--- flow/design.v ---
module modQ(clock, rst, start, inp, done, b_mod_out);
parameter n = 25;
input clock;
input rst;
input start;
input [n-1:0] inp;               
output reg done;
output reg [11:0] b_mod_out;
localparam [n-1:0] Q = 25'd3329;
reg busy;
reg [n-1:0] b;
wire [n-1:0] inp_capture = inp[n-1] == 1'b0 ? inp : ~inp + 1'b1;
reg  [4:0] r_shift;
reg  [9:0] temp_val;
always @(*)
begin
    if(inp_capture <= 25'd6912)
        begin r_shift = 5'd12; temp_val = 10'd2; end
    else if(inp_capture < 25'd51067)
        begin r_shift = 5'd13; temp_val = 10'd3; end
    else if(inp_capture < 25'd1025410)
        begin r_shift = 5'd14; temp_val = 10'd5; end
    else if(inp_capture < 25'd7575243)
        begin r_shift = 5'd15; temp_val = 10'd10; end
    else
        begin r_shift = 5'd19; temp_val = 10'd158; end
end
wire [n-1:0] s_val = (inp_capture >> r_shift) * temp_val;
wire [n-1:0] sQ    = s_val * Q;
wire [n-1:0] b_val = inp[n-1] == 1'b1 ? inp + sQ : inp - sQ;
always @(posedge clock)
begin
    if(rst)
        begin
        busy <= 1'b0;
        done <= 1'b0;
        end
    else
        begin
        done <= 1'b0;
        if(start)
            begin
            b <= b_val;
            busy <= 1'b1;
            end
        else if(busy)
            begin
            if(b[n-1])
                b <= b + Q;
            else if(b >= Q)
                b <= b - Q;
            else
                begin
                b_mod_out <= b[11:0];
                busy <= 1'b0;
                done <= 1'b1;
                end
            end
        end
end
endmodule
module jmod(clock, rst, start, j, t, jmod_out, ack);
parameter n = 4;
input clock;
input rst;
input start;
input [n:0] j;
input [n:0] t;
output reg [n:0] jmod_out;
output reg ack;
reg busy;
reg [n:0] w3;    
always @(posedge clock)
begin
    if(rst)
        begin
        busy <= 1'b0;
        ack <= 1'b0;
        end
    else
        begin
        ack <= 1'b0;
        if(start)
            begin
            w3 <= j - t;
            busy <= 1'b1;
            end
        else if(busy)
            begin
            if(w3[n])
                begin
                jmod_out <= w3 + t;
                busy <= 1'b0;
                ack <= 1'b1;
                end
            else
                w3 <= w3 - t;
            end
        end
end
endmodule
module index_GEN(j, t, i, jmod, tprev, index1, index2);
input [4:0] j;
input [4:0] t;
input [4:0] i;
input [4:0] jmod;
input [4:0] tprev;
output [4:0] index1;
output [4:0] index2;
wire [4:0] w1 = t - j;
wire w5 = w1[3] | ~(|w1);
wire w8 = |(i - 5'd2);
wire [4:0] w10 = w8 ? (jmod + tprev) : (j * 2);
assign index1 = w5 ? w10 : j;
assign index2 = index1 + t;
endmodule
module TW_gen(clock, rst, start, j, i, N, tw_ack, TW_out);
input clock;
input rst;
input start;
input [4:0] j;
input [4:0] i;
input [4:0] N;
output tw_ack;
output [11:0] TW_out;
wire [4:0] sel;
wire sel_ack;
wire [4:0] w1 = j << i;
wire [4:0] w2 = N >> i;
jmod REDC(clock, rst, start, w1, w2, sel, sel_ack);
reg g_busy;
reg g_done;
reg [4:0] count;
reg [15:0] G;
always @(posedge clock)
begin
    if(rst)
        begin
        g_busy <= 1'b0;
        g_done <= 1'b0;
        end
    else
        begin
        g_done <= 1'b0;
        if(sel_ack)
            begin
            G <= 16'd1;
            count <= sel;
            g_busy <= 1'b1;
            end
        else if(g_busy)
            begin
            if(count == 5'd0)
                begin
                g_busy <= 1'b0;
                g_done <= 1'b1;
                end
            else
                begin
                G <= (G << 5) + (G << 3);    
                count <= count - 1'b1;
                end
            end
        end
end
modQ MOD1(clock, rst, g_done, {9'b0, G}, tw_ack, TW_out);
endmodule
module BUFunit(clock, rst, start, u_inp, v_inp, tw_inp, x1_out, x2_out, ack);
parameter n = 25;
input clock;
input rst;
input start;
input [11:0] u_inp;
input [11:0] v_inp;
input [11:0] tw_inp;
output [11:0] x1_out;
output [11:0] x2_out;
output ack;
reg [n-1:0] w1, w3;
reg go;
reg busy, have1, have2;
wire d1, d2;
wire [n-1:0] w2 = {13'b0, u_inp} - {13'b0, v_inp};
always @(posedge clock)
begin
    if(start)
        begin
        w1 <= {13'b0, u_inp} + {13'b0, v_inp};
        w3 <= w2 * {13'b0, tw_inp};
        end
end
modQ MOD1(clock, rst, go, w1, d1, x1_out);
modQ MOD2(clock, rst, go, w3, d2, x2_out);
assign ack = busy & (have1 | d1) & (have2 | d2);
always @(posedge clock)
begin
    if(rst)
        begin
        go <= 1'b0;
        busy <= 1'b0;
        have1 <= 1'b0;
        have2 <= 1'b0;
        end
    else
        begin
        go <= start;
        if(go)
            begin
            busy <= 1'b1;
            have1 <= 1'b0;
            have2 <= 1'b0;
            end
        else if(ack)
            busy <= 1'b0;
        else
            begin
            if(d1) have1 <= 1'b1;
            if(d2) have2 <= 1'b1;
            end
        end
end
endmodule
module dualPortMemory(clock, load, load_data, rd_en, wr_en, addr1, addr2,
                      data_in1, data_in2, data_out1, data_out2, mem_flat);
input clock;
input load;
input [95:0] load_data;
input rd_en;
input wr_en;
input [2:0] addr1;
input [2:0] addr2;
input [11:0] data_in1;
input [11:0] data_in2;
output reg [11:0] data_out1;
output reg [11:0] data_out2;
output [95:0] mem_flat;
reg [11:0] NTT_RAM [0:7];
genvar g;
generate
    for(g = 0; g < 8; g = g + 1)
    begin : flat
        assign mem_flat[12*g +: 12] = NTT_RAM[g];
    end
endgenerate
integer k;
always @(posedge clock)
begin
    if(load)
        begin
        for(k = 0; k < 8; k = k + 1)
            NTT_RAM[k] <= load_data[12*k +: 12];
        end
    else if(wr_en)
        begin
        NTT_RAM[addr1] <= data_in1;
        NTT_RAM[addr2] <= data_in2;
        end
    if(rd_en)
        begin
        data_out1 <= NTT_RAM[addr1];
        data_out2 <= NTT_RAM[addr2];
        end
end
endmodule
module NTT_Controller(clock, rst, in_valid, in_ready, out_valid, load,
                      i, j, N, t, tprev, start1, idx_ack, start2, tw_ack,
                      start3, buf_ack, rd_en, wr_en);
parameter n = 5;
input clock;
input rst;
input in_valid;
output in_ready;
output out_valid;
output load;
output reg [n-1:0] i;
output reg [n-1:0] j;
output [n-1:0] N;
output reg [n-1:0] t;
output reg [n-1:0] tprev;
output start1;
input idx_ack;
output start2;
input tw_ack;
output start3;
input buf_ack;
output rd_en;
output wr_en;
localparam S_IDLE  = 4'b0000;
localparam S_STAGE = 4'b1001;
localparam S_BFLY  = 4'b0001;
localparam S_IDX   = 4'b0010;
localparam S_READ  = 4'b0011;
localparam S_TW    = 4'b0100;
localparam S_BUF   = 4'b0101;
localparam S_WRITE = 4'b0110;
localparam S_NEXT  = 4'b1000;
localparam S_DONE  = 4'b1010;
reg [3:0] state;
assign N         = 5'd8;
assign in_ready  = (state == S_IDLE) | (state == S_DONE);
assign out_valid = (state == S_DONE);
assign load      = in_ready & in_valid;
assign start1    = (state == S_BFLY) & (j < 5'd4);
assign rd_en     = (state == S_READ);
assign start2    = (state == S_READ);
assign start3    = (state == S_TW) & tw_ack;
assign wr_en     = (state == S_WRITE);
always @(posedge clock)
begin
    if(rst)
        state <= S_IDLE;
    else
        case(state)
        S_IDLE, S_DONE:
            if(in_valid)
                begin
                i <= 5'd0;
                j <= 5'd0;
                t <= 5'd4;
                tprev <= 5'd0;
                state <= S_STAGE;
                end
            else
                state <= S_IDLE;
        S_STAGE:
            if(i < 5'd3)
                state <= S_BFLY;
            else
                state <= S_DONE;
        S_BFLY:
            if(j < 5'd4)
                state <= S_IDX;
            else
                state <= S_NEXT;
        S_IDX:
            if(idx_ack)
                state <= S_READ;
        S_READ:
            state <= S_TW;
        S_TW:
            if(tw_ack)
                state <= S_BUF;
        S_BUF:
            if(buf_ack)
                state <= S_WRITE;
        S_WRITE:
            begin
            j <= j + 1'b1;
            state <= S_BFLY;
            end
        S_NEXT:
            begin
            tprev <= t;
            t <= t >> 1;
            i <= i + 1'b1;
            j <= 5'd0;
            state <= S_STAGE;
            end
        default:
            state <= S_IDLE;
        endcase
end
endmodule
module NTT_8point(clock, rst, in_valid, in_ready, x_in, out_valid, y_out);
input clock;
input rst;
input in_valid;
output in_ready;
input [95:0] x_in;
output out_valid;
output [95:0] y_out;
wire [4:0] i, j, N, t, tprev;
wire load, start1, start2, start3, rd_en, wr_en;
wire idx_ack, tw_ack, buf_ack;
wire [4:0] jmod_out, index1, index2;
wire [11:0] u_inp, v_inp, TW_out, x1_out, x2_out;
wire [95:0] mem_flat;
NTT_Controller CON1(clock, rst, in_valid, in_ready, out_valid, load,
                    i, j, N, t, tprev, start1, idx_ack, start2, tw_ack,
                    start3, buf_ack, rd_en, wr_en);
jmod JMOD1(clock, rst, start1, j, t, jmod_out, idx_ack);
index_GEN BUFINDEX1(j, t, i, jmod_out, tprev, index1, index2);
dualPortMemory MEM1(clock, load, x_in, rd_en, wr_en, index1[2:0], index2[2:0],
                    x1_out, x2_out, u_inp, v_inp, mem_flat);
TW_gen TWIDDLE1(clock, rst, start2, j, i, N, tw_ack, TW_out);
BUFunit BUF1(clock, rst, start3, u_inp, v_inp, TW_out, x1_out, x2_out, buf_ack);
assign y_out[12*0 +: 12] = mem_flat[12*0 +: 12];
assign y_out[12*1 +: 12] = mem_flat[12*4 +: 12];
assign y_out[12*2 +: 12] = mem_flat[12*2 +: 12];
assign y_out[12*3 +: 12] = mem_flat[12*6 +: 12];
assign y_out[12*4 +: 12] = mem_flat[12*1 +: 12];
assign y_out[12*5 +: 12] = mem_flat[12*5 +: 12];
assign y_out[12*6 +: 12] = mem_flat[12*3 +: 12];
assign y_out[12*7 +: 12] = mem_flat[12*7 +: 12];
endmodule
--- flow/constraint.sdc ---
create_clock -name core_clock -period 6.96 [get_ports {clock}]
set_input_delay 1.3920 -clock core_clock [delete_from_list [all_inputs] [get_ports {clock}]]
set_output_delay 1.3920 -clock core_clock [all_outputs]
set_load 0.01 [all_outputs]
--- flow/config.mk ---
export PLATFORM = sky130hd
export DESIGN_NAME = NTT_8point
export DESIGN_NICKNAME = NTT_8point
export VERILOG_FILES = /design/flow/design.v
export SDC_FILE = /design/flow/constraint.sdc
export NUM_CORES = 4
export LEC_CHECK = 0
export ABC_AREA = 0
export CAP_MARGIN = 5
export CORE_MARGIN = 2
export CORE_UTILIZATION = 68
export CTS_CLUSTER_DIAMETER = 354
export HOLD_SLACK_MARGIN = -0.1
export SETUP_SLACK_MARGIN = 0.18
export SLEW_MARGIN = 35
export TNS_END_PERCENT = 90
--- flow/run.sh ---
#!/bin/bash
# the make line also repeats each setting of config.mk as NAME=value (left out here)
make -C /OpenROAD-flow-scripts/flow DESIGN_CONFIG=/design/flow/config.mk WORK_HOME=/design/flow/orfs CLKGATE_MAP_FILE= finish
==> results.cfg, run 1 <==
; generated from flow reports
[floorplanning]
top_level_ports = 197
die_w_um = 239
rows = 86
die_h_um = 239
die-area_mm2 = 0.0573
coreArea_mm2 = 0.0549
fp-utilization = 0.686

[global_route]
grt_max_degree = 88
grt_pass1_vias = 32662
gr-total-overflow = 0
grt_pass1_wl_mm = 167
track_usage = 0.368
antenna_found_initial = 7

[synth]
synth_cell_types = 102
synth_stat.cells = 4010
area_leaders = edfxtp_1 (25%), fa_1 (15%), ha_1 (11%)
synth.avg_cell_area_um2 = 9.39
logic_family = adder cells
yosys-top-cells-count = inv_1 (502), nand2_1 (364), ha_1 (345)
synth_top_area_share = 0.252
ys_seq_frac = 0.266
synthAdderAreaFrac = 0.261
synth_top_cell_by_area = edfxtp_1
synth.most_common_cell = inv_1
xor_share = 0.0749
ys_sh_aoi = 0.122
ys_area_mm2 = 0.0377
syn-cell-area_mm2 = 0.0377
synthCells = 4010
ys_sh_mux = 0.0645
synth_flops = 342
synth_simple_gate_area_share = 0.139
yosys_warnings = 6
synthFlopType = edfxtp_1
synth-async-reset-ratio = 0
synth-edff-count = 316

[critical_path]
startpoint_type = flip-flop
endpoint = BUF1.MOD2.b[24]
crit_type = flip-flop to flip-flop
critPathArrivalTime_ns = 12.10
cp_slowest_stage_delay_ns = 0.63
cpLargestDelayFamily = adder cells
end_kind = flip-flop
r2r-start = BUF1.w3[10]
path_max_fanout = 4
reg2regPathDepth = 49
critPathLaunch = BUF1.w3[10]
crit_buf_inv = 8
cp.required_ns = 7.26
rr_endpoint = BUF1.MOD2.b[24]
r2r_setup_slack_ns = -4.84
crit_slowest_cell = fa_1
crit_cells = 49

[final_timing]
min_period_ns = 11.80
skew_ns = 0.0337
max_slew_margin = 0.354
worst_slack_ns = -4.84
fmax_mhz = 84.7
setup-violations-final = 28
rsz0062_at_grt = true
final.period_utilization = 1.70
hold_viol_final = 0
tightest_slew_ns = 0.965
slew_violations = 0

[worst_hold_path]
hold_path_end = CON1.state[9]
hp-class = flip-flop to flip-flop
hold_depth = 2
min_from = CON1.state[3]

[clocking]
cts.sinks = 342
numCtsBuffers = 38
path_clk_slew_ns = 0.06
tritoncts = built
clock_latency_ns = 0.60
root_buffer = clkbuf_16
htree_levels = 2
clk_path_buf_depth = 3
cts_hold_buf = 0

[routing]
vias = 33674
viasPerCell = 6.25
wirelength_mm = 119
wire_per_inst_um = 22.1
drc = 0
ant_nets = 0
drtIter0Drc = 3082
drtPass1Iterations = 7

[placed_design]
place_hpwl_mm = 79.3
place_inst = 5221
portBuffers = 196
place_congestion = 0.942

[run]
cap_violations = 0
warning_count = 76

[finish]
num-nets-final = 5365
final_cells = 5386
synthToLayoutAreaGrowth_pct = 26.2

[outcome]
status = complete, but fails checks
failed_checks = setup timing
-- per-layer routing --
| metal | vias to the layer above | routed length [um] | track usage |
|---|---|---|---|
| li1 | 14925 | - | - |
| met1 | 16141 | 41100 | 0.438 |
| met2 | 1960 | 57600 | 0.649 |
| met3 | 646 | 10100 | 0.0515 |
| met4 | 2 | 9900 | 0.190 |
| met5 | - | 12 | 0 |
-- area by class of cell --
cell class              instances  area [um2]
diodes                          6        15.0
clock buffers                  49        1040
clock inverters                21         219
fillers                      2890        7370
inverters                     503        1900
multi-input cells            3048       27300
flip-flops and latches        342       10000
well taps                     704         881
repair buffers                713        6120
-- timing repair --
item	in CTS	in global routing
resized	114	227
cloned	0	2
pin swaps	98	143
endpoints found under the hold margin	0	0
setup endpoints to repair	33	41
setup buffers	36	51
-- stage by stage --
stage	setup TNS (ns)	util	hold WS, ns	setup WS (ns)	cell area [um2]
2_1_floorplan	-46.01	-	0.405	-4.28	38500
3_3_place_gp	-55.43	0.799	0.438	-4.07	43800
3_5_place_dp	-60.09	0.799	0.445	-4.38	43800
4_1_cts	-54.70	0.836	0.461	-4.28	45900
5_1_grt	-73.65	0.866	0.479	-5.26	47500
6_report	-65.14	0.866	0.459	-4.84	47500
==> run 2, diff against run 1 <==
Settings changed: ABC_AREA 0 to 1, CAP_MARGIN 5 to 20, CORE_UTILIZATION 68 to 72, CTS_CLUSTER_DIAMETER 354 to 359, HOLD_SLACK_MARGIN -0.1 to default, PLACE_DENSITY from default to 0.39, SETUP_SLACK_MARGIN 0.18 to default, SLEW_MARGIN 35 to 20, TNS_END_PERCENT 90 to 20.
Clock period 6.96 ns to 6.93 ns, I/O delays scaled along.
==> results.cfg, run 2 <==
; physical design summary
[outcome]
status = stopped before the end
haltStage = 5_1_grt

[synth]
synth_top_area_share = 0.253
logic_family = adder cells
synth.avg_cell_area_um2 = 8.09
ys_sh_mux = 0.00640
synthAdderAreaFrac = 0.262
synth_cell_types = 69
synth_flops = 342
yosys_warnings = 6
synth-async-reset-ratio = 0
synth_simple_gate_area_share = 0.198
synth-edff-count = 316
synthCells = 4642
yosys-top-cells-count = nand2_1 (795), inv_1 (762), nor2_1 (481)
synth.most_common_cell = nand2_1
area_leaders = edfxtp_1 (25%), fa_1 (15%), ha_1 (11%)
synth_top_cell_by_area = edfxtp_1
ys_seq_frac = 0.267
synthFlopType = edfxtp_1
ys_area_mm2 = 0.0376
synth_stat.cells = 4642
xor_share = 0.0494
ys_sh_aoi = 0.120
syn-cell-area_mm2 = 0.0376

[floorplanning]
coreArea_mm2 = 0.0514
fp-utilization = 0.731
die-area_mm2 = 0.0540
die_h_um = 232
rows = 83
die_w_um = 232
top_level_ports = 197

[clocking]
root_buffer = clkbuf_16
cts_hold_buf = 0
cts.sinks = 342
htree_levels = 2
numCtsBuffers = 40
clk_path_buf_depth = 3

[placed_design]
portBuffers = 196
place_congestion = 1.04
place_hpwl_mm = 89.6
-- run 2: per-stage QoR --
step	area, um2	setup slack, ns	utilization	instances
floorplan	38300	-2.56	-	4741
global placement	43400	-2.82	0.844	5848
detailed placement	43400	-3.34	0.844	5848
CTS	45600	-2.98	0.887	5943
-- run 2: what timing repair did --
item	in CTS
buffers inserted	21
resized	134
setup endpoints to repair	28
pin swaps	78
==> run 3, diff against run 2 <==
Settings changed: ABC_AREA 1 to default, CORE_UTILIZATION 72 to 40, CTS_CLUSTER_DIAMETER 359 to default, PLACE_DENSITY 0.39 to default, TNS_END_PERCENT 20 to default.
Clock period 6.93 ns to 12.0 ns, I/O delays scaled along.
==> results.cfg, run 3 <==
; generated from flow reports
[outcome]
status = timing/DRC/antenna clean

[synth]
area_leaders = edfxtp_1 (25%), fa_1 (15%), ha_1 (11%)
synth_top_area_share = 0.252
ys_area_mm2 = 0.0377
synth.most_common_cell = inv_1
synth_flops = 342
syn-cell-area_mm2 = 0.0377
synth.avg_cell_area_um2 = 9.39
synth-edff-count = 316
ys_sh_aoi = 0.122
synth_stat.cells = 4010
synthFlopType = edfxtp_1
yosys_warnings = 6
synth_simple_gate_area_share = 0.139
yosys-top-cells-count = inv_1 (502), nand2_1 (364), ha_1 (345)
synth_top_cell_by_area = edfxtp_1
synthCells = 4010
ys_seq_frac = 0.266
logic_family = adder cells
ys_sh_mux = 0.0645
synth_cell_types = 102
synth-async-reset-ratio = 0
synthAdderAreaFrac = 0.261
xor_share = 0.0749

[clocking]
root_buffer = clkbuf_16
clk_path_buf_depth = 3
clock_latency_ns = 0.60
numCtsBuffers = 38
cts.sinks = 342
cts_hold_buf = 0
tritoncts = built
htree_levels = 2
path_clk_slew_ns = 0.06

[final_timing]
slew_violations = 0
fmax_mhz = 86.7
setup-violations-final = 0
worst_slack_ns = 0.472
skew_ns = 0.0431
final.period_utilization = 0.961
hold_viol_final = 0
tightest_slew_ns = 1.10
fin_setup_tns_ns = 0
min_period_ns = 11.53
holdWs_ns = 0.408
max_slew_margin = 0.267

[critical_path]
critPathLaunch = BUF1.w3[0]
end_kind = flip-flop
cp_slowest_stage_delay_ns = 0.53
startpoint_type = flip-flop
crit_buf_inv = 9
r2r_setup_slack_ns = 0.47
rr_endpoint = BUF1.MOD2.b[24]
crit_path_frequent_cell = ha_1
crit_cells = 48
critPathArrivalTime_ns = 11.84
crit_slowest_cell = fa_1
cpLargestDelayFamily = adder cells
endpoint = BUF1.MOD2.b[24]
crit_type = flip-flop to flip-flop
reg2regPathDepth = 48
cp.required_ns = 12.32
path_max_fanout = 6
r2r-start = BUF1.w3[0]

[global_route]
grtUsageMet2 = 0.346
grt_max_degree = 88
grt_pass1_vias = 28934
grt_pass1_wl_mm = 158
grt_busiest_layer = met2
grt_use_met3 = 0.0149
grtUsageMet1 = 0.262
track_usage = 0.200
gr-total-overflow = 0
antenna_found_initial = 1

[floorplanning]
rows = 112
top_level_ports = 197
die_w_um = 311
fp-utilization = 0.403
die-area_mm2 = 0.0966
die_h_um = 311
coreArea_mm2 = 0.0933

[finish]
num-nets-final = 4987
fillers = 8952
post-route-util = 0.468
final_cells = 5552
synthToLayoutAreaGrowth_pct = 16.0
finalInstanceArea_mm2 = 0.0437

[placed_design]
post-place-ws_ns = -0.109
place_inst = 5456
portBuffers = 196
place_area_mm2 = 0.0417
place_hpwl_mm = 76.5
place_congestion = 0.901

[run]
warning_count = 71
cap_violations = 0

[worst_hold_path]
hold_depth = 2
hp-class = flip-flop to flip-flop
hold_path_end = CON1.state[9]
min_from = JMOD1.ack

[routing]
drc = 0
vias = 29214
wire_per_inst_um = 17.8
drtIter0Drc = 2073
viasPerCell = 5.26
wirelength_mm = 99.0
ant_nets = 0
drtPass1Iterations = 5
[run 3: cell type report]
| type | instances | area, um2 | share of cell area |
|---|---|---|---|
| diodes | 1 | 2.50 | 0.0000573 |
| clock buffers | 49 | 1020 | 0.0234 |
| clock inverters | 20 | 223 | 0.00510 |
| inverters | 503 | 1890 | 0.0432 |
| multi-input cells | 3048 | 25900 | 0.594 |
| flip-flops and latches | 342 | 10000 | 0.229 |
| well taps | 1254 | 1570 | 0.0359 |
| repair buffers | 335 | 3030 | 0.0695 |
[run 3: timing repair]
action	in CTS	in global routing
resized	2	82
setup endpoints to repair	1	5
pin swaps	2	44
setup buffers	0	26
[run 3: metal layers]
metal,share of wire,vias to the layer above
met4,0.038,0
li1,-,14174
met5,0,-
met3,0.042,168
met2,0.49,738
met1,0.43,14134
==> run 4, diff against run 3 <==
Settings changed: ABC_AREA from default to 0, CORE_UTILIZATION 40 to 72, CTS_CLUSTER_SIZE from default to 100, PLACE_DENSITY from default to 0.36, SETUP_SLACK_MARGIN from default to 1.7, TNS_END_PERCENT from default to 10.
Clock period 12.0 ns to 6.59 ns, I/O delays scaled along.
==> results.cfg, run 4 <==
; physical design summary
[outcome]
status = stopped before the end
haltStage = 5_1_grt
error = [ERROR GRT-0232] Routing congestion too high. Check the congestion heatmap in the GUI.

[floorplanning]
top_level_ports = 197
die_h_um = 233
rows = 83
die_w_um = 233
coreArea_mm2 = 0.0515
die-area_mm2 = 0.0541
fp-utilization = 0.731

[placed_design]
place_hpwl_mm = 82.0
post-place-ws_ns = -4.79
portBuffers = 196
place_area_mm2 = 0.0440
place_congestion = 0.949

[clocking]
htree_levels = 2
cts_hold_buf = 0
numCtsBuffers = 36
clk_path_buf_depth = 3
cts.sinks = 342
root_buffer = clkbuf_16

[synth]
area_leaders = edfxtp_1 (25%), fa_1 (15%), ha_1 (11%)
logic_family = adder cells
synth_flops = 342
ys_seq_frac = 0.266
synth_cell_types = 102
synth_top_cell_by_area = edfxtp_1
synth.most_common_cell = inv_1
ys_area_mm2 = 0.0377
ys_sh_aoi = 0.122
synthFlopType = edfxtp_1
synthCells = 4010
synth-async-reset-ratio = 0
synth-edff-count = 316
yosys-top-cells-count = inv_1 (502), nand2_1 (364), ha_1 (345)
ys_sh_mux = 0.0645
synth_simple_gate_area_share = 0.139
synth.avg_cell_area_um2 = 9.39
yosys_warnings = 6
synthAdderAreaFrac = 0.261
synth_top_area_share = 0.252
synth_stat.cells = 4010
syn-cell-area_mm2 = 0.0377
xor_share = 0.0749

[global_route]
gr-total-overflow = 156
track_usage = 0.792
[run 4: routing by layer]
layer / overflow / track usage
met1: 2 / 0.771
met4: 78 / 0.812
met5: 0 / 0.354
met2: 72 / 0.954
met3: 4 / 0.656
[run 4: per-stage QoR]
step                      setup TNS [ns]  std cells
after CTS                         -64.73       5346
after detailed placement          -75.04       5231
after global placement            -67.83       5231
after floorplan                   -56.31       4109
[run 4: what timing repair did]
item | in CTS
pin swaps | 235
endpoints found under the setup margin | 267
resized | 304
buffers inserted | 52
==> run 5, diff against run 4 <==
Settings changed: ABC_AREA 0 to default, CORE_ASPECT_RATIO from default to 1.16, CORE_UTILIZATION 72 to 27, CTS_CLUSTER_SIZE 100 to default, GPL_ROUTABILITY_DRIVEN from default to 1, PLACE_DENSITY 0.36 to 0.73, SETUP_SLACK_MARGIN 1.7 to 2.54, TNS_END_PERCENT 10 to default.
Clock period 6.59 ns to 11.6 ns, I/O delays scaled along.
==> results.cfg, run 5 <==
; generated from flow reports
[outcome]
status = timing/DRC/antenna clean

[routing]
viasPerCell = 4.90
drtIter0Drc = 2151
drtPass1Iterations = 6
vias = 30351
wirelength_mm = 105
ant_nets = 0
wire_per_inst_um = 17.0
drc = 0

[finish]
finalInstanceArea_mm2 = 0.0454
synthToLayoutAreaGrowth_pct = 20.6
fillers = 13900
num-nets-final = 5022

[floorplanning]
top_level_ports = 197
die_w_um = 351
die_h_um = 406
die-area_mm2 = 0.142
fp-utilization = 0.272
coreArea_mm2 = 0.138
rows = 147

[global_route]
grt_busiest_layer = met2
grt_use_met3 = 0.0181
grt_pass1_wl_mm = 166
antenna_found_initial = 0
gr-total-overflow = 0
grtUsageMet2 = 0.257
grtUsageMet1 = 0.171
grt_pass1_vias = 30582
grt_max_degree = 88
track_usage = 0.144

[synth]
synth_top_area_share = 0.252
synth_stat.cells = 4010
synth-async-reset-ratio = 0
synth_top_cell_by_area = edfxtp_1
yosys-top-cells-count = inv_1 (502), nand2_1 (364), ha_1 (345)
synth_cell_types = 102
synth.most_common_cell = inv_1
synthFlopType = edfxtp_1
synth_simple_gate_area_share = 0.139
synthCells = 4010
area_leaders = edfxtp_1 (25%), fa_1 (15%), ha_1 (11%)
synth_flops = 342
ys_sh_aoi = 0.122
synth-edff-count = 316
ys_sh_mux = 0.0645
logic_family = adder cells
syn-cell-area_mm2 = 0.0377
ys_seq_frac = 0.266
synthAdderAreaFrac = 0.261
yosys_warnings = 6
synth.avg_cell_area_um2 = 9.39
xor_share = 0.0749
ys_area_mm2 = 0.0377

[final_timing]
slew_violations = 0
setup-violations-final = 0
hold_viol_final = 0
rsz0062_at_grt = true
skew_ns = 0.0350
min_period_ns = 11.29
final.period_utilization = 0.973
fmax_mhz = 88.6
fin_setup_tns_ns = 0
holdWs_ns = 0.460
tightest_slew_ns = 1.15
max_slew_margin = 0.232

[critical_path]
reg2regPathDepth = 52
path_max_fanout = 3
rr_endpoint = BUF1.MOD2.b[24]
r2r_setup_slack_ns = 0.31
startpoint_type = flip-flop
crit_type = flip-flop to flip-flop
r2r-start = BUF1.w3[1]
critPathArrivalTime_ns = 11.57
crit_cells = 52
end_kind = flip-flop
cp_slowest_stage_delay_ns = 0.52
cp.required_ns = 11.88
critPathLaunch = BUF1.w3[1]
crit_slowest_cell = fa_1
crit_buf_inv = 9
endpoint = BUF1.MOD2.b[24]
cpLargestDelayFamily = AND-OR/OR-AND gates

[worst_hold_path]
hold_path_end = CON1.state[8]
hp-class = flip-flop to flip-flop
min_from = CON1.state[8]
hold_depth = 2

[run]
warning_count = 74
cap_violations = 0

[placed_design]
place_hpwl_mm = 81.3
place_congestion = 0.905
place_area_mm2 = 0.0427
portBuffers = 196

[clocking]
clk_path_buf_depth = 3
clock_latency_ns = 0.58
path_clk_slew_ns = 0.06
tritoncts = built
cts.sinks = 342
root_buffer = clkbuf_16
numCtsBuffers = 39
htree_levels = 2
cts_hold_buf = 0
[run 5: metrics by stage]
stage / worst slack (ns) / utilization / std cells
floorplan: 0.360 / - / 4109
detailed placement: -0.102 / 0.308 / 6050
global placement: 0.102 / 0.308 / 6050
global route: -0.0632 / 0.328 / 6195
CTS: 0.286 / 0.324 / 6171
finish: 0.308 / 0.328 / 6196
[run 5: timing repair]
action	CTS	global route
pin swaps	59	47
cloned	1	0
resized	81	72
endpoints found under the setup margin	15	16
setup buffers	49	23
[run 5: cell type report]
type | count | area, um2 | share of cell area
Multi-Input combinational cell | 3049 | 26600 | 0.585
Sequential cell | 342 | 10000 | 0.220
Timing Repair Buffer | 368 | 3290 | 0.0725
Tap cell | 1862 | 2330 | 0.0513
Inverter | 503 | 1890 | 0.0416
Clock buffer | 52 | 1080 | 0.0237
Clock inverter | 19 | 241 | 0.00532
Antenna cell | 1 | 2.50 | 0.0000551
[run 5: routing by layer]
| metal | routed length, um | vias up |
|---|---|---|
| met1 | 41200 | 14771 |
| met5 | 0 | - |
| met3 | 6160 | 262 |
| met2 | 52400 | 1086 |
| li1 | - | 14232 |
| met4 | 5330 | 0 |
==> run 6, diff against run 5 <==
Settings changed: ABC_AREA from default to 0, CAP_MARGIN 20 to 5, CORE_ASPECT_RATIO 1.16 to default, CORE_UTILIZATION 27 to 72, CTS_CLUSTER_DIAMETER from default to 354, CTS_CLUSTER_SIZE from default to 14, GPL_ROUTABILITY_DRIVEN 1 to default, HOLD_SLACK_MARGIN from default to 0.27, PLACE_DENSITY 0.73 to default, PLACE_DENSITY_LB_ADDON from default to 0.28, SETUP_SLACK_MARGIN 2.54 to -0.51, SLEW_MARGIN 20 to 35, TNS_END_PERCENT from default to 90.
Clock period 11.6 ns to 10.3 ns, I/O delays scaled along.
==> results.cfg, run 6 <==
; generated from flow reports
[outcome]
status = complete, but fails checks
failed_checks = setup timing

[global_route]
grtUsageMet2 = 0.702
antenna_found_initial = 7
track_usage = 0.415
grt_pass1_wl_mm = 177
grt_use_met3 = 0.0790
gr-total-overflow = 0
grtUsageMet1 = 0.492
grt_max_degree = 88
grt_pass1_vias = 33730
grt_busiest_layer = met2

[final_timing]
fin_setup_tns_ns = -13.62
final.period_utilization = 1.19
min_period_ns = 12.30
worst_slack_ns = -2.00
holdWs_ns = 0.489
skew_ns = 0.0215
setup-violations-final = 11
slew_violations = 0
rsz0062_at_grt = true
max_slew_margin = 0.275
fmax_mhz = 81.3
tightest_slew_ns = 1.06
hold_viol_final = 0

[synth]
xor_share = 0.0749
synth-edff-count = 316
ys_area_mm2 = 0.0377
syn-cell-area_mm2 = 0.0377
ys_seq_frac = 0.266
synth_simple_gate_area_share = 0.139
synthCells = 4010
ys_sh_aoi = 0.122
synth_stat.cells = 4010
synthFlopType = edfxtp_1
logic_family = adder cells
synth_top_cell_by_area = edfxtp_1
synth.most_common_cell = inv_1
synth.avg_cell_area_um2 = 9.39
synth_top_area_share = 0.252
yosys-top-cells-count = inv_1 (502), nand2_1 (364), ha_1 (345)
synth-async-reset-ratio = 0
synth_cell_types = 102
area_leaders = edfxtp_1 (25%), fa_1 (15%), ha_1 (11%)
synth_flops = 342
ys_sh_mux = 0.0645
yosys_warnings = 6
synthAdderAreaFrac = 0.261

[clocking]
clock_latency_ns = 0.61
numCtsBuffers = 28
cts_hold_buf = 0
path_clk_slew_ns = 0.09
cts.sinks = 342
root_buffer = clkbuf_16
tritoncts = built
htree_levels = 1
clk_path_buf_depth = 3

[run]
cap_violations = 0
warning_count = 74

[critical_path]
critPathArrivalTime_ns = 12.64
path_max_fanout = 6
crit_slowest_cell = fa_1
crit_cells = 50
r2r-start = BUF1.w3[1]
rr_endpoint = BUF1.MOD2.b[24]
critPathLaunch = BUF1.w3[1]
crit_buf_inv = 10
crit_type = flip-flop to flip-flop
cp_slowest_stage_delay_ns = 0.60
startpoint_type = flip-flop
endpoint = BUF1.MOD2.b[24]
cp.required_ns = 10.63
end_kind = flip-flop
reg2regPathDepth = 50
cpLargestDelayFamily = adder cells
crit_path_frequent_cell = ha_1
r2r_setup_slack_ns = -2.00

[finish]
fillers = 2564
synthToLayoutAreaGrowth_pct = 17.0
num-nets-final = 5123
post-route-util = 0.856

[floorplanning]
die_h_um = 233
die_w_um = 233
fp-utilization = 0.731
top_level_ports = 197
rows = 83
coreArea_mm2 = 0.0515
die-area_mm2 = 0.0541

[routing]
ant_nets = 0
viasPerCell = 6.68
vias = 34085
drtPass1Iterations = 9
wirelength_mm = 123
drc = 0
drtIter0Drc = 4229
wire_per_inst_um = 24.1

[worst_hold_path]
hold_path_end = CON1.state[3]
min_from = CON1.state[3]
hold_depth = 2
hp-class = flip-flop to flip-flop

[placed_design]
place_congestion = 0.974
place_hpwl_mm = 80.1
portBuffers = 196
[run 6: timing repair]
item                       4_1_cts  5_1_grt
pin swaps                       15       66
cloned                           0        0
buffers inserted                 9       24
setup endpoints to repair        8        9
gates resized                   27      104
[run 6: metrics by stage]
step	cells	instance area, um2	setup slack, ns
6_report	5104	44100	-2.00
5_1_grt	5103	44100	-2.34
4_1_cts	5079	43300	-0.910
3_5_place_dp	5021	42300	-1.18
3_3_place_gp	5021	42300	-0.761
2_1_floorplan	4109	38400	-0.941
[run 6: layer usage]
metal,wire (um),part of all wire
met5,123,0.0010
met4,10500,0.085
met3,14300,0.12
met2,57300,0.47
met1,40600,0.33
[run 6: area by class of cell]
type                       instances  area, um2  share of cell area
multi-input combinational       3048      26400               0.599
sequential                       342      10000               0.227
timing repair buffer             481       4140              0.0940
inverter                         503       1890              0.0429
tap                              680        851              0.0193
clock buffer                      47        772              0.0175
clock inverter                     2       25.0            0.000568
antenna                            1       2.50           0.0000568
==> run 7, diff against run 6 <==
Settings changed: ABC_AREA 0 to 1, CAP_MARGIN 5 to 20, CTS_CLUSTER_DIAMETER 354 to 362, CTS_CLUSTER_SIZE 14 to 13, HOLD_SLACK_MARGIN 0.27 to default, PLACE_DENSITY_LB_ADDON 0.28 to 0.27, SETUP_SLACK_MARGIN -0.51 to -0.26, SLEW_MARGIN 35 to 20, TNS_END_PERCENT 90 to default.
Clock period 10.3 ns to 5.16 ns, I/O delays scaled along.
==> results.cfg, run 7 <==
; physical design summary
[clocking]
numCtsBuffers = 30
htree_levels = 1
root_buffer = clkbuf_16
clk_path_buf_depth = 3
cts.sinks = 342

[floorplanning]
rows = 83
die_h_um = 232
die-area_mm2 = 0.0540
coreArea_mm2 = 0.0514
fp-utilization = 0.731
top_level_ports = 197
die_w_um = 232

[synth]
synth_flops = 342
synth-edff-count = 316
synth_top_area_share = 0.253
ys_seq_frac = 0.267
area_leaders = edfxtp_1 (25%), fa_1 (15%), ha_1 (11%)
synth_top_cell_by_area = edfxtp_1
synthAdderAreaFrac = 0.262
xor_share = 0.0494
ys_sh_mux = 0.00640
synth.avg_cell_area_um2 = 8.09
synth.most_common_cell = nand2_1
synth_cell_types = 69
synth_stat.cells = 4642
logic_family = adder cells
yosys-top-cells-count = nand2_1 (795), inv_1 (762), nor2_1 (481)
ys_sh_aoi = 0.120
synthFlopType = edfxtp_1
synth_simple_gate_area_share = 0.198
yosys_warnings = 6
ys_area_mm2 = 0.0376
syn-cell-area_mm2 = 0.0376
synth-async-reset-ratio = 0
synthCells = 4642

[placed_design]
place_inst = 6008
place_congestion = 1.02
portBuffers = 196
place_hpwl_mm = 103

[outcome]
error = [ERROR GRT-0116] Global routing finished with congestion. Check the congestion regions in the DRC Viewer.
status = stopped before the end
haltStage = 5_1_grt

[global_route]
gr-total-overflow = 1604
track_usage = 0.922
-- run 7: per-layer routing --
| layer | global-route usage | overflow |
|---|---|---|
| met1 | 0.867 | 40 |
| met2 | 1.07 | 1031 |
| met3 | 0.808 | 71 |
| met4 | 0.986 | 455 |
| met5 | 0.603 | 7 |
-- run 7: what timing repair did --
item                                    in CTS
cloned                                       1
endpoints found under the setup margin      56
buffers inserted                           101
gates resized                              370
pin swaps                                  215
hold buffers                                 0
-- run 7: per-stage QoR --
stage               instance area (um2)  setup slack [ns]  setup TNS [ns]   util  hold WS, ns
floorplan                         39100             -4.32          -72.29      -        0.406
global placement                  45400             -4.62          -92.56  0.883        0.416
detailed placement                45400             -5.42         -117.17  0.883        0.431
CTS                               48700             -4.89         -108.28  0.947        0.460
==> run 8, diff against run 7 <==
Settings changed: ABC_AREA 1 to default, CORE_UTILIZATION 72 to 59, CTS_CLUSTER_DIAMETER 362 to default, CTS_CLUSTER_SIZE 13 to default, PLACE_DENSITY_LB_ADDON 0.27 to default, SETUP_SLACK_MARGIN -0.26 to default.
Clock period 5.16 ns to 8.05 ns, I/O delays scaled along.
==> results.cfg, run 8 <==
; generated from flow reports
[routing]
wire_per_inst_um = 19.1
viasPerCell = 5.69
drc = 0
drtIter0Drc = 2519
ant_nets = 0
vias = 30586
drtPass1Iterations = 6
wirelength_mm = 103

[clocking]
clk_path_buf_depth = 3
cts.sinks = 342
numCtsBuffers = 42
clock_latency_ns = 0.59
tritoncts = built
root_buffer = clkbuf_16
htree_levels = 2
path_clk_slew_ns = 0.06
cts_hold_buf = 0

[critical_path]
cpLargestDelayFamily = adder cells
cp.required_ns = 8.37
crit_slowest_cell = or4b_4
r2r-start = BUF1.w3[1]
critPathLaunch = BUF1.w3[1]
startpoint_type = flip-flop
crit_type = flip-flop to flip-flop
r2r_setup_slack_ns = -3.17
cp_slowest_stage_delay_ns = 0.53
crit_cells = 51
crit_path_frequent_cell = ha_4
crit_buf_inv = 8
critPathArrivalTime_ns = 11.54
path_max_fanout = 6
reg2regPathDepth = 51
endpoint = BUF1.MOD2.b[24]
end_kind = flip-flop
rr_endpoint = BUF1.MOD2.b[24]

[global_route]
track_usage = 0.307
grt_use_met3 = 0.0412
grtUsageMet2 = 0.524
grt_pass1_wl_mm = 162
gr-total-overflow = 0
antenna_found_initial = 5
grtUsageMet1 = 0.390
grt_pass1_vias = 30636
grt_busiest_layer = met2
grt_max_degree = 63

[synth]
synth_stat.cells = 4010
synthCells = 4010
xor_share = 0.0749
yosys-top-cells-count = inv_1 (502), nand2_1 (364), ha_1 (345)
synth_cell_types = 102
area_leaders = edfxtp_1 (25%), fa_1 (15%), ha_1 (11%)
syn-cell-area_mm2 = 0.0377
ys_seq_frac = 0.266
synth.avg_cell_area_um2 = 9.39
ys_sh_aoi = 0.122
synth_flops = 342
ys_sh_mux = 0.0645
synthAdderAreaFrac = 0.261
ys_area_mm2 = 0.0377
synth_simple_gate_area_share = 0.139
synthFlopType = edfxtp_1
synth_top_cell_by_area = edfxtp_1
synth-edff-count = 316
synth_top_area_share = 0.252
logic_family = adder cells
synth.most_common_cell = inv_1
yosys_warnings = 6
synth-async-reset-ratio = 0

[final_timing]
slew_violations = 0
min_period_ns = 11.22
tightest_slew_ns = 1.09
holdWs_ns = 0.434
fmax_mhz = 89.1
final.period_utilization = 1.39
worst_slack_ns = -3.17
fin_setup_tns_ns = -33.04
setup-violations-final = 16
hold_viol_final = 0
rsz0062_at_grt = true
max_slew_margin = 0.267
skew_ns = 0.0226

[floorplanning]
rows = 92
die-area_mm2 = 0.0659
die_w_um = 257
coreArea_mm2 = 0.0631
die_h_um = 257
fp-utilization = 0.597
top_level_ports = 197

[finish]
finalInstanceArea_mm2 = 0.0458
synthToLayoutAreaGrowth_pct = 21.7
num-nets-final = 5211
post-route-util = 0.726

[placed_design]
portBuffers = 196
place_congestion = 0.938
place_hpwl_mm = 78.4
place_area_mm2 = 0.0432

[worst_hold_path]
min_from = JMOD1.ack
hp-class = flip-flop to flip-flop
hold_depth = 2
hold_path_end = CON1.state[9]

[outcome]
failed_checks = setup timing
status = complete, but fails checks

[run]
cap_violations = 0
warning_count = 76
==> run 8: cell type report <==
| cell class | count | area [um2] |
|---|---|---|
| multi-input combinational | 3048 | 26700 |
| fill | 4828 | 17300 |
| sequential | 342 | 10000 |
| timing repair buffer | 555 | 4740 |
| inverter | 503 | 1890 |
| clock buffer | 50 | 1110 |
| tap | 846 | 1060 |
| clock inverter | 24 | 309 |
| antenna | 5 | 12.5 |
==> run 8: repair_timing <==
action,in CTS,in global routing
setup buffers,18,11
resized,67,98
setup endpoints to repair,16,21
pin swaps,32,48
gates cloned,0,0
hold endpoints to repair,0,0
==> run 8: stage by stage <==
step | instances | worst slack (ns)
detailed placement | 5266 | -3.15
global placement | 5266 | -3.04
finish | 5373 | -3.17
floorplan | 4109 | -3.19
global route | 5372 | -3.68
CTS | 5357 | -3.06
==> run 8: routing by layer <==
metal,part of all wire,wire [um],vias to the layer above
met4,0.048,4900,0
met2,0.49,50400,963
met5,0,0,-
li1,-,-,14614
met3,0.058,5990,247
met1,0.40,41300,14762
==> run 9, diff against run 8 <==
Settings changed: CAP_MARGIN 20 to 10, CORE_UTILIZATION 59 to 72, CTS_CLUSTER_SIZE from default to 61, HOLD_SLACK_MARGIN from default to -0.08, MAX_ROUTING_LAYER from default to met4, SETUP_SLACK_MARGIN from default to 1.34, SLEW_MARGIN 20 to 35, TNS_END_PERCENT from default to 5.
Clock period 8.05 ns to 9.44 ns, I/O delays scaled along.
==> results.cfg, run 9 <==
; generated from flow reports
[outcome]
status = complete, but fails checks
failed_checks = setup timing

[clocking]
clk_path_buf_depth = 3
cts_hold_buf = 0
numCtsBuffers = 40
clock_latency_ns = 0.59
htree_levels = 2
tritoncts = built
path_clk_slew_ns = 0.06
cts.sinks = 342
root_buffer = clkbuf_16

[final_timing]
skew_ns = 0.0346
slew_violations = 0
tightest_slew_ns = 0.851
max_slew_margin = 0.431
min_period_ns = 11.98
fmax_mhz = 83.4
hold_viol_final = 0
setup-violations-final = 13
holdWs_ns = 0.472
rsz0062_at_grt = true
worst_slack_ns = -2.54
final.period_utilization = 1.27

[synth]
synth_stat.cells = 4010
ys_seq_frac = 0.266
ys_area_mm2 = 0.0377
synth-async-reset-ratio = 0
synth_top_cell_by_area = edfxtp_1
synth_top_area_share = 0.252
synth-edff-count = 316
ys_sh_aoi = 0.122
syn-cell-area_mm2 = 0.0377
synth_simple_gate_area_share = 0.139
synth_flops = 342
xor_share = 0.0749
ys_sh_mux = 0.0645
yosys-top-cells-count = inv_1 (502), nand2_1 (364), ha_1 (345)
synth.avg_cell_area_um2 = 9.39
synth_cell_types = 102
synthCells = 4010
yosys_warnings = 6
synthFlopType = edfxtp_1
synth.most_common_cell = inv_1
synthAdderAreaFrac = 0.261
logic_family = adder cells
area_leaders = edfxtp_1 (25%), fa_1 (15%), ha_1 (11%)

[placed_design]
place_congestion = 0.952
place_area_mm2 = 0.0426
post-place-ws_ns = -1.92
portBuffers = 196
place_hpwl_mm = 80.0

[critical_path]
critPathLaunch = BUF1.w3[1]
cp_slowest_stage_delay_ns = 0.64
crit_path_frequent_cell = fa_1
critPathArrivalTime_ns = 12.27
end_kind = flip-flop
r2r-start = BUF1.w3[1]
path_max_fanout = 7
cp.required_ns = 9.72
crit_type = flip-flop to flip-flop
cpLargestDelayFamily = adder cells
crit_cells = 50
reg2regPathDepth = 50
startpoint_type = flip-flop
endpoint = BUF1.MOD2.b[24]
crit_buf_inv = 10
crit_slowest_cell = fa_1
r2r_setup_slack_ns = -2.54
rr_endpoint = BUF1.MOD2.b[24]

[routing]
drtIter0Drc = 3372
viasPerCell = 6.29
wirelength_mm = 112
ant_nets = 0
drc = 0
wire_per_inst_um = 21.6
vias = 32581
drtPass1Iterations = 8

[global_route]
grt_max_degree = 76
grt_pass1_vias = 32675
gr-total-overflow = 0
grt_pass1_wl_mm = 169
antenna_found_initial = 6
track_usage = 0.411

[finish]
fillers = 2717
num-nets-final = 5182
synthToLayoutAreaGrowth_pct = 19.3
post-route-util = 0.872
finalInstanceArea_mm2 = 0.0449

[floorplanning]
die_h_um = 233
die_w_um = 233
fp-utilization = 0.731
die-area_mm2 = 0.0541
rows = 83
coreArea_mm2 = 0.0515
top_level_ports = 197

[worst_hold_path]
hold_depth = 2
hp-class = flip-flop to flip-flop
min_from = CON1.state[3]
hold_path_end = CON1.state[3]

[run]
warning_count = 76
cap_violations = 0
run 9: metrics by stage:
stage          instances  setup TNS, ns
6_report            5180         -18.45
5_1_grt             5180         -23.26
2_1_floorplan       4109          -9.46
3_3_place_gp        5065         -12.71
3_5_place_dp        5066         -15.15
4_1_cts             5150         -15.32
run 9: layout make-up:
type / instances / area, um2 / area share
repair buffers: 528 / 4490 / 0.0999
inverters: 503 / 1900 / 0.0423
clock buffers: 43 / 1020 / 0.0228
flip-flops and latches: 342 / 10000 / 0.223
diodes: 6 / 15.0 / 0.000334
well taps: 680 / 851 / 0.0189
multi-input cells: 3048 / 26300 / 0.586
clock inverters: 30 / 305 / 0.00680
run 9: metal layers:
layer | share of wire | vias to the layer above | GRT usage
met2 | 0.49 | 1889 | 0.688
met3 | 0.089 | 526 | 0.0771
li1 | - | 14562 | -
met1 | 0.35 | 15604 | 0.459
met5 | 0 | - | -
met4 | 0.069 | 0 | 0.240
run 9: what timing repair did:
action	4_1_cts	5_1_grt
pin swaps	31	72
buffers inserted	11	23
endpoints found under the setup margin	19	28
resized	35	88
endpoints found under the hold margin	0	0
==> run 10, diff against run 9 <==
Settings changed: CAP_MARGIN 10 to 20, CELL_PAD_IN_SITES_DETAIL_PLACEMENT from default to 1, CELL_PAD_IN_SITES_GLOBAL_PLACEMENT from default to 3, CORE_ASPECT_RATIO from default to 1.51, CORE_MARGIN 2 to 7, CORE_UTILIZATION 72 to 17, CTS_CLUSTER_DIAMETER from default to 31, CTS_CLUSTER_SIZE 61 to 25, GPL_ROUTABILITY_DRIVEN from default to 0, GPL_TIMING_DRIVEN from default to 0, HOLD_SLACK_MARGIN -0.08 to -0.01, MIN_ROUTING_LAYER from default to met2, SETUP_SLACK_MARGIN 1.34 to 1.86, SLEW_MARGIN 35 to 20, TNS_END_PERCENT 5 to 80.
Clock period 9.44 ns to 21.0 ns, I/O delays scaled along.
==> results.cfg, run 10 <==
; generated from flow reports
[synth]
synthFlopType = edfxtp_1
ys_area_mm2 = 0.0377
synth_top_cell_by_area = edfxtp_1
synth_cell_types = 102
ys_sh_mux = 0.0645
syn-cell-area_mm2 = 0.0377
synth-async-reset-ratio = 0
ys_sh_aoi = 0.122
yosys-top-cells-count = inv_1 (502), nand2_1 (364), ha_1 (345)
synth_simple_gate_area_share = 0.139
area_leaders = edfxtp_1 (25%), fa_1 (15%), ha_1 (11%)
synth.most_common_cell = inv_1
synth_flops = 342
synth_stat.cells = 4010
synth.avg_cell_area_um2 = 9.39
synth-edff-count = 316
logic_family = adder cells
xor_share = 0.0749
yosys_warnings = 6
ys_seq_frac = 0.266
synthCells = 4010
synth_top_area_share = 0.252
synthAdderAreaFrac = 0.261

[final_timing]
rsz0062_at_grt = false
fmax_mhz = 64.1
min_period_ns = 15.59
fin_setup_tns_ns = 0
final.period_utilization = 0.742
setup-violations-final = 0
slew_violations = 0
hold_viol_final = 0
max_slew_margin = 0.218
skew_ns = 0.0584
tightest_slew_ns = 1.17

[critical_path]
critPathLaunch = BUF1.w3[0]
path_max_fanout = 10
reg2regPathDepth = 55
endpoint = BUF1.MOD2.b[24]
cpLargestDelayFamily = AND-OR/OR-AND gates
end_kind = flip-flop
cp.required_ns = 21.34
crit_cells = 55
startpoint_type = flip-flop
cp_slowest_stage_delay_ns = 0.64
crit_buf_inv = 9
r2r_setup_slack_ns = 5.41
rr_endpoint = BUF1.MOD2.b[24]
r2r-start = BUF1.w3[0]
critPathArrivalTime_ns = 15.93
crit_type = flip-flop to flip-flop
crit_slowest_cell = nor4_1

[clocking]
postCtsSetupRepairBufs = 0
tritoncts = built
numCtsBuffers = 75
cts.sinks = 342
cts_hold_buf = 0
cts-resized-gates = 0
htree_levels = 3
root_buffer = clkbuf_16
clk_path_buf_depth = 3
path_clk_slew_ns = 0.05
clock_latency_ns = 0.66

[placed_design]
place_area_mm2 = 0.0438
place_hpwl_mm = 124
place_inst = 7201
portBuffers = 196

[worst_hold_path]
hp-class = flip-flop to flip-flop
hold_depth = 2
min_from = JMOD1.ack
hold_path_end = CON1.state[9]

[routing]
wire_per_inst_um = 21.5
ant_nets = 0
drtPass1Iterations = 6
wirelength_mm = 158
vias = 42268
drtIter0Drc = 5431
viasPerCell = 5.75
drc = 0

[finish]
final_cells = 7350
seqCellArea_mm2 = 0.0100
synthToLayoutAreaGrowth_pct = 23.4
fillers = 25534
num-nets-final = 5109
logic_area_mm2 = 0.0254
finalInstanceArea_mm2 = 0.0465

[floorplanning]
die_w_um = 397
fp-utilization = 0.171
top_level_ports = 197
coreArea_mm2 = 0.220
die_h_um = 592
rows = 212
die-area_mm2 = 0.235

[global_route]
antenna_found_initial = 0
grt_pass1_wl_mm = 231
track_usage = 0.208
grt_max_degree = 28
grt_pass1_vias = 49736
gr-total-overflow = 0

[run]
warning_count = 71
cap_violations = 0

[outcome]
status = timing/DRC/antenna clean
-- run 10: per-stage QoR --
step	setup WS, ns	utilization	hold WS [ns]
floorplan	8.52	-	0.405
global route	4.19	0.211	0.434
CTS	5.47	0.210	0.426
finish	5.41	0.211	0.423
detailed placement	5.56	0.199	0.414
global placement	5.53	0.198	0.416
-- run 10: cell type report --
cell class,count,share of cell area
buffer,216,0.0189
inverter,503,0.0406
clock inverter,56,0.0143
sequential,342,0.215
multi-input combinational,3048,0.546
antenna,9,0.000485
tap,2889,0.0778
timing repair buffer,204,0.0451
clock buffer,83,0.0415
-- run 10: metal layers --
layer / global-route usage / share of wire
met2: 0.278 / 0.59
met3: 0.231 / 0.35
met5: - / 0
met1: - / 0
met4: 0.0271 / 0.057
==> run 11, diff against run 10 <==
Settings changed: CAP_MARGIN 20 to 10, CELL_PAD_IN_SITES_DETAIL_PLACEMENT 1 to default, CELL_PAD_IN_SITES_GLOBAL_PLACEMENT 3 to default, CORE_ASPECT_RATIO 1.51 to default, CORE_MARGIN 7 to 2, CORE_UTILIZATION 17 to 72, CTS_CLUSTER_DIAMETER 31 to default, CTS_CLUSTER_SIZE 25 to 61, GPL_ROUTABILITY_DRIVEN 0 to default, GPL_TIMING_DRIVEN 0 to default, HOLD_SLACK_MARGIN -0.01 to default, MIN_ROUTING_LAYER met2 to default, SETUP_SLACK_MARGIN 1.86 to default, SLEW_MARGIN 20 to 35, TNS_END_PERCENT 80 to default.
Clock period 21.0 ns to 9.63 ns, I/O delays scaled along.
==> results.cfg, run 11 <==
; generated from flow reports
[synth]
synth_stat.cells = 4010
ys_sh_aoi = 0.122
synth.most_common_cell = inv_1
synth_cell_types = 102
area_leaders = edfxtp_1 (25%), fa_1 (15%), ha_1 (11%)
synthFlopType = edfxtp_1
synth_flops = 342
yosys_warnings = 6
ys_area_mm2 = 0.0377
ys_seq_frac = 0.266
synth_simple_gate_area_share = 0.139
synthAdderAreaFrac = 0.261
ys_sh_mux = 0.0645
synthCells = 4010
synth_top_cell_by_area = edfxtp_1
synth-edff-count = 316
synth_top_area_share = 0.252
synth.avg_cell_area_um2 = 9.39
xor_share = 0.0749
yosys-top-cells-count = inv_1 (502), nand2_1 (364), ha_1 (345)
syn-cell-area_mm2 = 0.0377
logic_family = adder cells
synth-async-reset-ratio = 0

[final_timing]
fmax_mhz = 85.6
setup-violations-final = 13
hold_viol_final = 0
fin_setup_tns_ns = -16.03
final.period_utilization = 1.21
rsz0062_at_grt = true
max_slew_margin = 0.411
slew_violations = 0
tightest_slew_ns = 0.881
worst_slack_ns = -2.05
min_period_ns = 11.68
skew_ns = 0.0237

[placed_design]
post-place-ws_ns = -1.69
place_inst = 5056
place_hpwl_mm = 78.0
place_congestion = 0.960
portBuffers = 196

[routing]
vias = 32227
drtIter0Drc = 3116
drc = 0
ant_nets = 0
viasPerCell = 6.24
wirelength_mm = 108
drtPass1Iterations = 6
wire_per_inst_um = 21.0

[clocking]
numCtsBuffers = 38
cts.sinks = 342
clk_path_buf_depth = 3
path_clk_slew_ns = 0.06
tritoncts = built
clock_latency_ns = 0.58
htree_levels = 2
cts_hold_buf = 0
root_buffer = clkbuf_16

[floorplanning]
fp-utilization = 0.731
coreArea_mm2 = 0.0515
die_h_um = 233
rows = 83
die-area_mm2 = 0.0541
top_level_ports = 197
die_w_um = 233

[global_route]
gr-total-overflow = 0
grt_max_degree = 86
grt_pass1_vias = 31912
antenna_found_initial = 9
grt_pass1_wl_mm = 165
track_usage = 0.398

[critical_path]
crit_slowest_cell = or4b_4
r2r_setup_slack_ns = -2.05
path_max_fanout = 6
end_kind = flip-flop
rr_endpoint = BUF1.MOD2.b[24]
crit_cells = 51
cp_slowest_stage_delay_ns = 0.51
critPathArrivalTime_ns = 11.97
cp.required_ns = 9.92
crit_type = flip-flop to flip-flop
startpoint_type = flip-flop
cpLargestDelayFamily = AND-OR/OR-AND gates
critPathLaunch = BUF1.w3[1]
reg2regPathDepth = 51
r2r-start = BUF1.w3[1]
endpoint = BUF1.MOD2.b[24]
crit_buf_inv = 7

[worst_hold_path]
min_from = CON1.state[3]
hold_depth = 2
hold_path_end = CON1.state[9]
hp-class = flip-flop to flip-flop

[outcome]
status = complete, but fails checks
failed_checks = setup timing

[run]
warning_count = 76
cap_violations = 0

[finish]
post-route-util = 0.866
num-nets-final = 5163
final_cells = 5161
synthToLayoutAreaGrowth_pct = 18.5
fillers = 2787
run 11: what timing repair did:
action | CTS | global route
gates resized | 28 | 77
buffers inserted | 13 | 15
pin swaps | 30 | 56
endpoints found under the setup margin | 13 | 14
gates cloned | 0 | 0
run 11: stage by stage:
| stage | area [um2] | hold slack (ns) |
|---|---|---|
| after floorplan | 38400 | 0.405 |
| after global placement | 42600 | 0.412 |
| after CTS | 44000 | 0.438 |
| after global routing | 44600 | 0.452 |
| final | 44600 | 0.438 |
| after detailed placement | 42600 | 0.418 |
run 11: layout make-up:
class	instances	area, um2	share of cell area
antenna	9	22.5	0.000505
clock buffer	47	985	0.0221
clock inverter	21	179	0.00401
inverter	503	1890	0.0424
multi-input combinational	3048	26300	0.590
sequential	342	10000	0.224
tap	680	851	0.0191
timing repair buffer	511	4370	0.0980
run 11: layer usage:
metal | up-vias | wire length (um) | global-route usage
li1 | 14527 | - | -
met2 | 1727 | 52900 | 0.673
met1 | 15416 | 38800 | 0.461
met3 | 557 | 8600 | 0.0571
met4 | 0 | 7780 | 0.211
met5 | - | 0 | -
==> run 12, diff against run 11 <==
Settings changed: ABC_AREA from default to 0, CAP_MARGIN 10 to 20, CELL_PAD_IN_SITES_DETAIL_PLACEMENT from default to 1, CELL_PAD_IN_SITES_GLOBAL_PLACEMENT from default to 3, CORE_UTILIZATION 72 to 45, CTS_CLUSTER_SIZE 61 to 11, GPL_TIMING_DRIVEN from default to 1, MAX_ROUTING_LAYER met4 to default, PLACE_DENSITY_LB_ADDON from default to 0.05, SETUP_SLACK_MARGIN from default to 5.0, SLEW_MARGIN 35 to 20, TNS_END_PERCENT from default to 5.
Clock period 9.63 ns to 17.5 ns, I/O delays scaled along.
==> results.cfg, run 12 <==
; generated from flow reports
[synth]
yosys-top-cells-count = inv_1 (502), nand2_1 (364), ha_1 (345)
ys_sh_aoi = 0.122
ys_area_mm2 = 0.0377
synth_top_cell_by_area = edfxtp_1
ys_seq_frac = 0.266
synth.avg_cell_area_um2 = 9.39
synth_cell_types = 102
area_leaders = edfxtp_1 (25%), fa_1 (15%), ha_1 (11%)
synthCells = 4010
xor_share = 0.0749
synthAdderAreaFrac = 0.261
syn-cell-area_mm2 = 0.0377
synthFlopType = edfxtp_1
yosys_warnings = 6
synth-async-reset-ratio = 0
ys_sh_mux = 0.0645
synth-edff-count = 316
synth_simple_gate_area_share = 0.139
logic_family = adder cells
synth_top_area_share = 0.252
synth_stat.cells = 4010
synth_flops = 342
synth.most_common_cell = inv_1

[finish]
synthToLayoutAreaGrowth_pct = 15.4
num-nets-final = 4971

[global_route]
track_usage = 0.260
gr-total-overflow = 0
grt_pass1_vias = 30993
grt_pass1_wl_mm = 177
grt_max_degree = 58
antenna_found_initial = 1

[clocking]
clk_path_buf_depth = 3
tritoncts = built
numCtsBuffers = 46
htree_levels = 2
cts.sinks = 342
path_clk_slew_ns = 0.06
root_buffer = clkbuf_16
clock_latency_ns = 0.59
cts_hold_buf = 0

[critical_path]
cp_slowest_stage_delay_ns = 0.54
crit_type = flip-flop to flip-flop
reg2regPathDepth = 52
rr_endpoint = BUF1.MOD2.b[24]
cp.required_ns = 17.80
critPathArrivalTime_ns = 12.50
crit_slowest_cell = or4b_4
r2r_setup_slack_ns = 5.30
crit_cells = 52
end_kind = flip-flop
path_max_fanout = 7
startpoint_type = flip-flop
r2r-start = BUF1.w3[1]
cpLargestDelayFamily = AND-OR/OR-AND gates
critPathLaunch = BUF1.w3[1]
endpoint = BUF1.MOD2.b[24]
crit_buf_inv = 6

[final_timing]
setup-violations-final = 0
min_period_ns = 12.20
hold_viol_final = 0
slew_violations = 0
final.period_utilization = 0.697
tightest_slew_ns = 1.05
skew_ns = 0.0330
rsz0062_at_grt = false
max_slew_margin = 0.298
fin_setup_tns_ns = 0
fmax_mhz = 81.9

[floorplanning]
coreArea_mm2 = 0.0833
die-area_mm2 = 0.0860
die_h_um = 293
die_w_um = 293
rows = 106
fp-utilization = 0.452
top_level_ports = 197

[worst_hold_path]
min_from = JMOD1.ack
hp-class = flip-flop to flip-flop
hold_path_end = CON1.state[9]
hold_depth = 2

[routing]
drtPass1Iterations = 5
drc = 0
vias = 29670
wirelength_mm = 113
viasPerCell = 5.53
drtIter0Drc = 1690
wire_per_inst_um = 21.0
ant_nets = 0

[run]
cap_violations = 0
warning_count = 71

[placed_design]
place_hpwl_mm = 87.8
place_congestion = 0.908
portBuffers = 196

[outcome]
status = timing/DRC/antenna clean
## run 12: stage by stage
| stage | cells | util | hold WS [ns] | area [um2] | setup WS, ns |
|---|---|---|---|---|---|
| 6_report | 5370 | 0.522 | 0.418 | 43400 | 5.30 |
| 5_1_grt | 5370 | 0.522 | 0.458 | 43400 | 4.90 |
| 2_1_floorplan | 4109 | - | 0.405 | 38000 | 5.02 |
| 3_3_place_gp | 5211 | 0.491 | 0.408 | 40900 | 3.34 |
| 3_5_place_dp | 5211 | 0.491 | 0.413 | 40900 | 3.01 |
| 4_1_cts | 5322 | 0.514 | 0.423 | 42800 | 5.00 |
## run 12: area by class of cell
class / count / area [um2]
timing repair buffer: 311 / 2850
inverter: 503 / 1890
clock inverter: 20 / 216
sequential: 342 / 10000
fill: 9508 / 39800
multi-input combinational: 3048 / 25800
tap: 1080 / 1350
clock buffer: 64 / 1300
antenna: 2 / 5.00
## run 12: layer usage
| layer | share of wire | GRT usage | vias up |
|---|---|---|---|
| met3 | 0.038 | 0.0250 | 146 |
| met5 | 0 | 0 | - |
| met2 | 0.48 | 0.437 | 493 |
| met4 | 0.024 | 0.0591 | 0 |
| met1 | 0.46 | 0.364 | 14894 |
| li1 | - | - | 14137 |
## run 12: repair_timing
item | in CTS | in global routing
pin swaps | 9 | 37
setup buffers | 27 | 45
gates resized | 31 | 57
setup endpoints to repair | 9 | 8
